==> v4 <==
Design apb_master, start of the top module:
module apb_master(
  input pclk, 
  input preset,
  input [31:0]paddr,
  input pwrite,
  input [2:0]pprot,
  input [31:0]pwdata,
  input [3:0]pstrb,
  output  reg[31:0]prdata,
  output pslverr,
  output reg penable,
  output reg [3:0]psel,
  output reg pready
);
Settings: LEC_CHECK=0, CAP_MARGIN=0, CORE_MARGIN=2, CORE_UTILIZATION=72, CTS_CLUSTER_DIAMETER=39, CTS_CLUSTER_SIZE=20, GPL_ROUTABILITY_DRIVEN=0, PLACE_DENSITY_LB_ADDON=0.0, SETUP_SLACK_MARGIN=0.91, SLEW_MARGIN=20; clock period 3.13 ns.
run.sh (not shown) runs the stock make flow with config.mk's settings and CLKGATE_MAP_FILE=.
==> v32 (differences from v4) <==
- CAP_MARGIN: 0 -> 20
- CORE_UTILIZATION: 72 -> 66
- CTS_CLUSTER_DIAMETER: 39 -> default
- CTS_CLUSTER_SIZE: 20 -> 98
- GPL_ROUTABILITY_DRIVEN: 0 -> default
- PLACE_DENSITY: default -> 0.37
- PLACE_DENSITY_LB_ADDON: 0.0 -> default
- SETUP_SLACK_MARGIN: 0.91 -> default
- TNS_END_PERCENT: default -> 10
==> flow/constraint.sdc (replaced) <==
create_clock -name core_clock -period 4.73 [get_ports {pclk}]
set_input_delay 0.9460 -clock core_clock [delete_from_list [all_inputs] [get_ports {pclk}]]
set_output_delay 0.9460 -clock core_clock [all_outputs]
set_load 0.01 [all_outputs]
==> v34 (differences from v4) <==
- CAP_MARGIN: 0 -> 20
- CORE_UTILIZATION: 72 -> 45
- CTS_CLUSTER_DIAMETER: 39 -> default
- CTS_CLUSTER_SIZE: 20 -> default
- GPL_ROUTABILITY_DRIVEN: 0 -> default
- PLACE_DENSITY: default -> 0.6
- PLACE_DENSITY_LB_ADDON: 0.0 -> default
- SETUP_SLACK_MARGIN: 0.91 -> default
==> flow/constraint.sdc (replaced) <==
create_clock -name core_clock -period 5.56 [get_ports {pclk}]
set_input_delay 1.1120 -clock core_clock [delete_from_list [all_inputs] [get_ports {pclk}]]
set_output_delay 1.1120 -clock core_clock [all_outputs]
set_load 0.01 [all_outputs]
==> v18 (differences from v4) <==
- CAP_MARGIN: 0 -> 20
- CORE_UTILIZATION: 72 -> 57
- CTS_CLUSTER_DIAMETER: 39 -> default
- CTS_CLUSTER_SIZE: 20 -> default
- GPL_ROUTABILITY_DRIVEN: 0 -> default
- PLACE_DENSITY: default -> 0.6
- PLACE_DENSITY_LB_ADDON: 0.0 -> default
- SETUP_SLACK_MARGIN: 0.91 -> default
==> flow/constraint.sdc (replaced) <==
create_clock -name core_clock -period 5.56 [get_ports {pclk}]
set_input_delay 1.1120 -clock core_clock [delete_from_list [all_inputs] [get_ports {pclk}]]
set_output_delay 1.1120 -clock core_clock [all_outputs]
set_load 0.01 [all_outputs]
==> summary of the runs <==
- In v32 the count of clock-buffer cells in the layout is lower than in v18, by 16.
- The highest utilization belongs to v4, the lowest to v34.
- Sequential cell count is the same in v32 and v34.
- Clock skew: v18 < v4 < v32 < v34.
==> figures <==
|  | v4 | v18 | v32 | v34 |
|---|---|---|---|---|
| Outcome | complete, no violations | complete, no violations | complete, no violations | complete, no violations |
| Capture point of the worst reg-to-reg path | slave3.m1.memory[17][29] | slave1.m1.memory[1][27] | slave0.m1.memory[6][21] | slave0.m1.memory[27][22] |
| Flop share of the area | 64.9% | 69.2% | 68.8% | 69.1% |
| Pin slew with the least headroom to its limit | 974 ps | 1130 ps | 1170 ps | 1150 ps |
| Power spent charging and discharging nets | 28.3 mW | 13.6 mW | 15.7 mW | 13.8 mW |
| Global routing usage on met1 | 51.8% | 41.9% | 47.5% | 31.8% |
| Count of buffering cells on the critical path with inverters included | 1 | 3 | 3 | 2 |
| Power, Total | 126 mW | 65.8 mW | 76.2 mW | 65.8 mW |
| Chip Height | 476 um | 535 um | 497 um | 601 um |
| Power Density | 650 nW/um^2 | 362 nW/um^2 | 417 nW/um^2 | 362 nW/um^2 |

========
==> inputs of branch delta <==
==> flow/design.v <==
module storage(input pclk,input we,input pwrite,input [31:0]paddr,input [31:0]pwdata,input [3:0]pstrb,output reg [31:0]prdata);
  reg [31:0]memory[0:31];
  always @(posedge pclk) begin
    if(we) begin
      		if(pstrb==4'b0) begin
            	memory[paddr[4:0]]<=pwdata;
            end
            else begin
              if (pstrb[0]) memory[paddr[4:0]][7:0]   <= pwdata[7:0];
            	if (pstrb[1]) memory[paddr[4:0]][15:8]  <= pwdata[15:8];
           		if (pstrb[2]) memory[paddr[4:0]][23:16] <= pwdata[23:16];
            	if (pstrb[3]) memory[paddr[4:0]][31:24] <= pwdata[31:24];
            end
    end
  end
  always @(*) begin
    if(pwrite) prdata=32'b0;
    else prdata=memory[paddr[4:0]];
  end
endmodule
module apb_slave( 
    input pclk,
    input psel,
    input penable,
    input preset, 
    input [31:0]paddr,
    input pwrite,
    input [2:0]pprot,
    input [31:0]pwdata,
    input [3:0]pstrb,
    output reg [31:0]prdata,
    output reg pslverr,
    output reg pready
  );
   reg ready;
   wire [31:0]rdata;
   storage m1(pclk,psel & penable & pwrite,pwrite,paddr,pwdata,pstrb,rdata);
   always @(*) begin
     ready=1'b0;
     if(psel & penable & pwrite) begin
            ready=~pready;
          end
     else if(psel & penable & ~pwrite) begin
            ready=~pready;
          end
     else if( ~penable) begin
            ready=1'b0;
          end
     pslverr=1'b0;
   end
   always @(posedge pclk)begin
     pready<=ready;
     prdata<=rdata;
   end   
 endmodule
module apb_master(
  input pclk, 
  input preset,
  input [31:0]paddr,
  input pwrite,
  input [2:0]pprot,
  input [31:0]pwdata,
  input [3:0]pstrb,
  output  reg[31:0]prdata,
  output pslverr,
  output reg penable,
  output reg [3:0]psel,
  output reg pready
);
  wire [31:0] prdata0,prdata1,prdata2,prdata3;
  wire pslverr0,pslverr1,pslverr2,pslverr3;
  wire pready0,pready1,pready2,pready3;
  apb_slave slave0 (pclk,psel[0],penable,preset,paddr,pwrite,pprot,pwdata,pstrb,prdata0,pslverr0,pready0);
  apb_slave slave1 (pclk,psel[1],penable,preset,paddr,pwrite,pprot,pwdata,pstrb,prdata1,pslverr1,pready1);
  apb_slave slave2 (pclk,psel[2],penable,preset,paddr,pwrite,pprot,pwdata,pstrb,prdata2,pslverr2,pready2);
  apb_slave slave3 (pclk,psel[3],penable,preset,paddr,pwrite,pprot,pwdata,pstrb,prdata3,pslverr3,pready3); 
  assign pslverr=pslverr0|pslverr1|pslverr2|pslverr3;
  reg [1:0]state,nextstate;
  parameter idle=2'b0,setup=2'd1,access=2'd2;
  always@(posedge pclk)begin
      if(~preset) state<=idle;
      else state<=nextstate;
  end
  always @(*) begin
    nextstate=idle;
    penable=1'b0;
    case (state)
      idle : begin
        penable=1'b0;
        if(|paddr) nextstate=setup;
        else nextstate=idle;
      end
      setup : begin
        penable=1'b0;
        if(|paddr) nextstate=access;
        else nextstate=idle;
      end
      access:  begin
        penable=1'b1;
        if ( (paddr!=4'b0) && (pready==1'b1)) nextstate=setup;
        else if( (paddr==4'b0) && (pready==1'b1)) nextstate=idle;
        else nextstate=access;
      end
       default nextstate=idle;
    endcase
    case (paddr[31:30])
        2'b00 : begin
                psel=4'b0001;
                prdata=prdata0;
                end
        2'b01 : begin
                psel=4'b0010;
                prdata=prdata1;
                end
        2'b10 : begin
                psel=4'b0100;
                prdata=prdata2;
                end
        2'b11 : begin
                psel=4'b1000;
                prdata=prdata3;
                end
    endcase
    pready=pready0|pready1|pready2|pready3;
  end
endmodule
==> flow/run.sh <==
#!/bin/bash
# the make line also repeats each setting of config.mk as NAME=value (left out here)
make -C /OpenROAD-flow-scripts/flow DESIGN_CONFIG=/design/flow/config.mk WORK_HOME=/design/flow/orfs CLKGATE_MAP_FILE= finish
==> flow/config.mk <==
export PLATFORM = sky130hd
export DESIGN_NAME = apb_master
export DESIGN_NICKNAME = apb_master
export VERILOG_FILES = /design/flow/design.v
export SDC_FILE = /design/flow/constraint.sdc
export NUM_CORES = 4
export LEC_CHECK = 0
export CAP_MARGIN = 0
export CORE_ASPECT_RATIO = 0.92
export CORE_MARGIN = 2
export CORE_UTILIZATION = 72
export CTS_CLUSTER_DIAMETER = 396
export CTS_CLUSTER_SIZE = 13
export PLACE_DENSITY = 0.41
export SETUP_SLACK_MARGIN = 0.78
export SLEW_MARGIN = 35
==> flow/constraint.sdc <==
create_clock -name core_clock -period 3.09 [get_ports {pclk}]
set_input_delay 0.6180 -clock core_clock [delete_from_list [all_inputs] [get_ports {pclk}]]
set_output_delay 0.6180 -clock core_clock [all_outputs]
set_load 0.01 [all_outputs]
==> branch nickel: changes against branch delta <==
- CAP_MARGIN: 0 -> 25
- CORE_ASPECT_RATIO: 0.92 -> 0.65
- CORE_UTILIZATION: 72 -> 43
- CTS_CLUSTER_DIAMETER: 396 -> default
- CTS_CLUSTER_SIZE: 13 -> default
- PLACE_DENSITY: 0.41 -> default
- PLACE_DENSITY_LB_ADDON: default -> 0.24
- SETUP_SLACK_MARGIN: 0.78 -> default
- SLEW_MARGIN: 35 -> 0
==> flow/constraint.sdc (replaced) <==
create_clock -name core_clock -period 3.31 [get_ports {pclk}]
set_input_delay 0.6620 -clock core_clock [delete_from_list [all_inputs] [get_ports {pclk}]]
set_output_delay 0.6620 -clock core_clock [all_outputs]
set_load 0.01 [all_outputs]
==> flow_metrics.tcl <==
# implementation run metrics
set metrics [dict create \
    clockBufferCount 501 \
    fp_util_pct 43.31 \
    number_of_openroad_warnings 39 \
    clockNetworkPower_w 0.0447 \
    comb-cell-share_pct 17.31 \
    first_pass_grt_wire_length_um 632200 \
    busiest_layer "met1" \
    swShare_pct 21.18 \
    crit_end "prdata[8]" \
    result_of_the_run "no timing/DRC/antenna violations" \
    clock_cell_area_share_pct 6.599 \
    fmaxAchievable_mhz 302.4 \
]
(the above is from branch nickel)
==> flow_metrics.tcl <==
# implementation run metrics
set metrics [dict create \
    busiest_layer "met2" \
    clock_cell_area_share_pct 5.681 \
    nNonClkInverters 2 \
    fmaxAchievable_mhz 368.3 \
    swShare_pct 20.68 \
    clockNetworkPower_w 0.0421 \
    number_of_openroad_warnings 44 \
    post-route-cell-area_um2 186200 \
    crit_end "prdata[10]" \
    first_pass_grt_wire_length_um 601900 \
    fp_util_pct 72.35 \
    result_of_the_run "no timing/DRC/antenna violations" \
    comb-cell-share_pct 18.19 \
]
(the above is from branch delta)

========
==> run D: inputs <==
Starts from the design.v that is shown in full above.
==> flow/config.mk <==
export PLATFORM = sky130hd
export DESIGN_NAME = apb_master
export DESIGN_NICKNAME = apb_master
export VERILOG_FILES = /design/flow/design.v
export SDC_FILE = /design/flow/constraint.sdc
export NUM_CORES = 4
export LEC_CHECK = 0
export CAP_MARGIN = 20
export CORE_MARGIN = 2
export CORE_UTILIZATION = 72
export PLACE_DENSITY_LB_ADDON = 0.0
export SETUP_SLACK_MARGIN = 0.91
export SLEW_MARGIN = 20
==> flow/constraint.sdc <==
create_clock -name core_clock -period 3.12 [get_ports {pclk}]
set_input_delay 0.6240 -clock core_clock [delete_from_list [all_inputs] [get_ports {pclk}]]
set_output_delay 0.6240 -clock core_clock [all_outputs]
set_load 0.01 [all_outputs]
==> run K (differences from run D) <==
--- a/flow/config.mk
+++ b/flow/config.mk
@@ -8,6 +8,7 @@
 export CAP_MARGIN = 20
 export CORE_MARGIN = 2
-export CORE_UTILIZATION = 72
-export PLACE_DENSITY_LB_ADDON = 0.0
-export SETUP_SLACK_MARGIN = 0.91
+export CORE_UTILIZATION = 45
+export CTS_CLUSTER_DIAMETER = 298
+export HOLD_SLACK_MARGIN = 0.11
+export PLACE_DENSITY = 0.6
 export SLEW_MARGIN = 20
==> flow/constraint.sdc (replaced) <==
create_clock -name core_clock -period 8.0 [get_ports {pclk}]
set_input_delay 1.6000 -clock core_clock [delete_from_list [all_inputs] [get_ports {pclk}]]
set_output_delay 1.6000 -clock core_clock [all_outputs]
set_load 0.01 [all_outputs]
==> run R (differences from run D) <==
--- a/flow/config.mk
+++ b/flow/config.mk
@@ -6,8 +6,12 @@
 export NUM_CORES = 4
 export LEC_CHECK = 0
+export ABC_AREA = 1
 export CAP_MARGIN = 20
+export CELL_PAD_IN_SITES_DETAIL_PLACEMENT = 2
+export CELL_PAD_IN_SITES_GLOBAL_PLACEMENT = 1
 export CORE_MARGIN = 2
-export CORE_UTILIZATION = 72
-export PLACE_DENSITY_LB_ADDON = 0.0
-export SETUP_SLACK_MARGIN = 0.91
+export CORE_UTILIZATION = 40
+export GPL_TIMING_DRIVEN = 0
+export HOLD_SLACK_MARGIN = 0.28
+export MAX_ROUTING_LAYER = met4
 export SLEW_MARGIN = 20
==> flow/constraint.sdc (replaced) <==
create_clock -name core_clock -period 8.0 [get_ports {pclk}]
set_input_delay 1.6000 -clock core_clock [delete_from_list [all_inputs] [get_ports {pclk}]]
set_output_delay 1.6000 -clock core_clock [all_outputs]
set_load 0.01 [all_outputs]
==> results <==
Synthesized area is the same in run K and run D.
Between run R and run D, the lower synthesized cell count is in run D (gap about 90%, measured against run D).
Of run R and run D, run D has the higher combinational power (gap 41%, measured against run D).
Worst setup slack: run D < run R < run K.
Between run R and run D, the lower register-to-register slack is in run D (gap 2.3 ns).
Of run K and run D, run K has the higher die area (gap about 60%, measured against run D).
Worst hold slack, highest first: run R, run K, run D.
Against run R, the non-clock buffer count of run D is lower by 6.
Routed wire length: run K is smaller than run D (2.8%).
The lowest via count belongs to run K, the highest to run R.
In sequential cell count, run K and run R do not differ.
==> figures <==
                                                                           run K                    run D                    run R
Status                                                   complete, no violations  complete, no violations  complete, no violations
Global router's overall resource usage                                    22.74%                   38.10%                   34.92%
Detailed-router iteration count before antenna repair                         24                        7                        6
Switch Pwr                                                              9.541 mW                 24.27 mW                 12.18 mW
Fraction of met2 tracks used by global routing                            37.14%                   60.17%                   54.51%
Comb area                                                             32690 um^2               35490 um^2               44440 um^2
Met2 wire length                                                       203400 um                209800 um                351500 um
Power in combinational cells                                             1.90 mW                  5.84 mW                  3.43 mW
Comb pwr share                                                              4.2%                     5.0%                     6.8%
Leakage power figure                                                    60.57 nW                 66.22 nW                 80.56 nW
Area fraction of clock buffers and clock inverters                        7.462%                   6.877%                   7.688%
Peak per-stage delay on the critical path                                0.77 ns                  0.58 ns                  0.69 ns
Comb area share                                                           18.13%                   18.62%                   22.15%
Global routing usage on met1                                              31.09%                   51.28%                   44.33%
Number of tap instances                                                     4751                     2975                     5734
Sum of met3 wire segment lengths after detailed routing                 32220 um                 47210 um                 51920 um
Placed instance count                                                      13370                    12410                    22750
Setup Fix Bufs, Post-CTS                                                       0                        3                        0
Area share of and/or/nand/nor cells after synthesis                       2.570%                   2.570%                   25.09%
Non-Clock Inverter Count                                                       2                        2                       18
Multi-input combinational cell count                                        4114                     4114                    11670
Antenna cells                                                                 12                       14                       56
Final cell utilization of the core                                        50.70%                   85.79%                   46.26%

========
==> run a <==
RTL: the design.v shown in full above, as it stands there.
make LEC_CHECK=0 CAP_MARGIN=10 CORE_ASPECT_RATIO=0.92 CORE_MARGIN=2 CORE_UTILIZATION=72 CTS_CLUSTER_SIZE=13 PLACE_DENSITY=0.41 SETUP_SLACK_MARGIN=0.61 SLEW_MARGIN=35 finish   # period 3.09 ns
==> run b: changes against run a <==
CAP_MARGIN = 20   (was 10)
CORE_ASPECT_RATIO = unset   (was 0.92)
CORE_UTILIZATION = 68   (was 72)
CTS_CLUSTER_SIZE = unset   (was 13)
PLACE_DENSITY = 0.6   (was 0.41)
SETUP_SLACK_MARGIN = unset   (was 0.61)
SLEW_MARGIN = 20   (was 35)
==> flow/constraint.sdc (replaced) <==
create_clock -name core_clock -period 3.26 [get_ports {pclk}]
set_input_delay 0.6520 -clock core_clock [delete_from_list [all_inputs] [get_ports {pclk}]]
set_output_delay 0.6520 -clock core_clock [all_outputs]
set_load 0.01 [all_outputs]
==> comparison table <==
quantity	run a	run b
Final standard cell count with taps included and fillers excluded	13400	13600
HP Start	pwdata[13]	pwdata[5]
Placement row count	166	178
Sequential share of power	54.9%	53.7%
Start point of the critical path	slave2.prdata[16]	slave0.prdata[25]
Net Switching	23700 µW	22900 µW
Post-layout util	84.6%	79.9%
Wire length of the first global-routing pass	615 mm	607 mm
Power density cells	614 mW/mm²	594 mW/mm²
Inst Count DP	12700	12800
Via count of the first global-routing pass	89600	88200
Register-to-register setup slack	0.69 ns	0.94 ns
Starting utilization of the core area	72.4%	68.4%
Relative contribution of the clock network to total power	40.2%	41.5%
PnR worst setup slack	0.315 ns	0.0363 ns
Die boundary height	457 µm	490 µm
Run status	complete, no violations	complete, no violations
Switch share	20.5%	20.5%
Number of antenna violations at the first check in global routing	47	52
Endpoint of the worst setup timing path	prdata[16]	prdata[25]
Post-Layout Inst Area	0.188 mm²	0.188 mm²
HPWL after DPL	271 mm	271 mm
Hold Crit Endpoint	slave3.m1.memory[27][13]	slave0.m1.memory[10][5]
Power figures rest on the tool's default switching activity, not on a simulated workload.
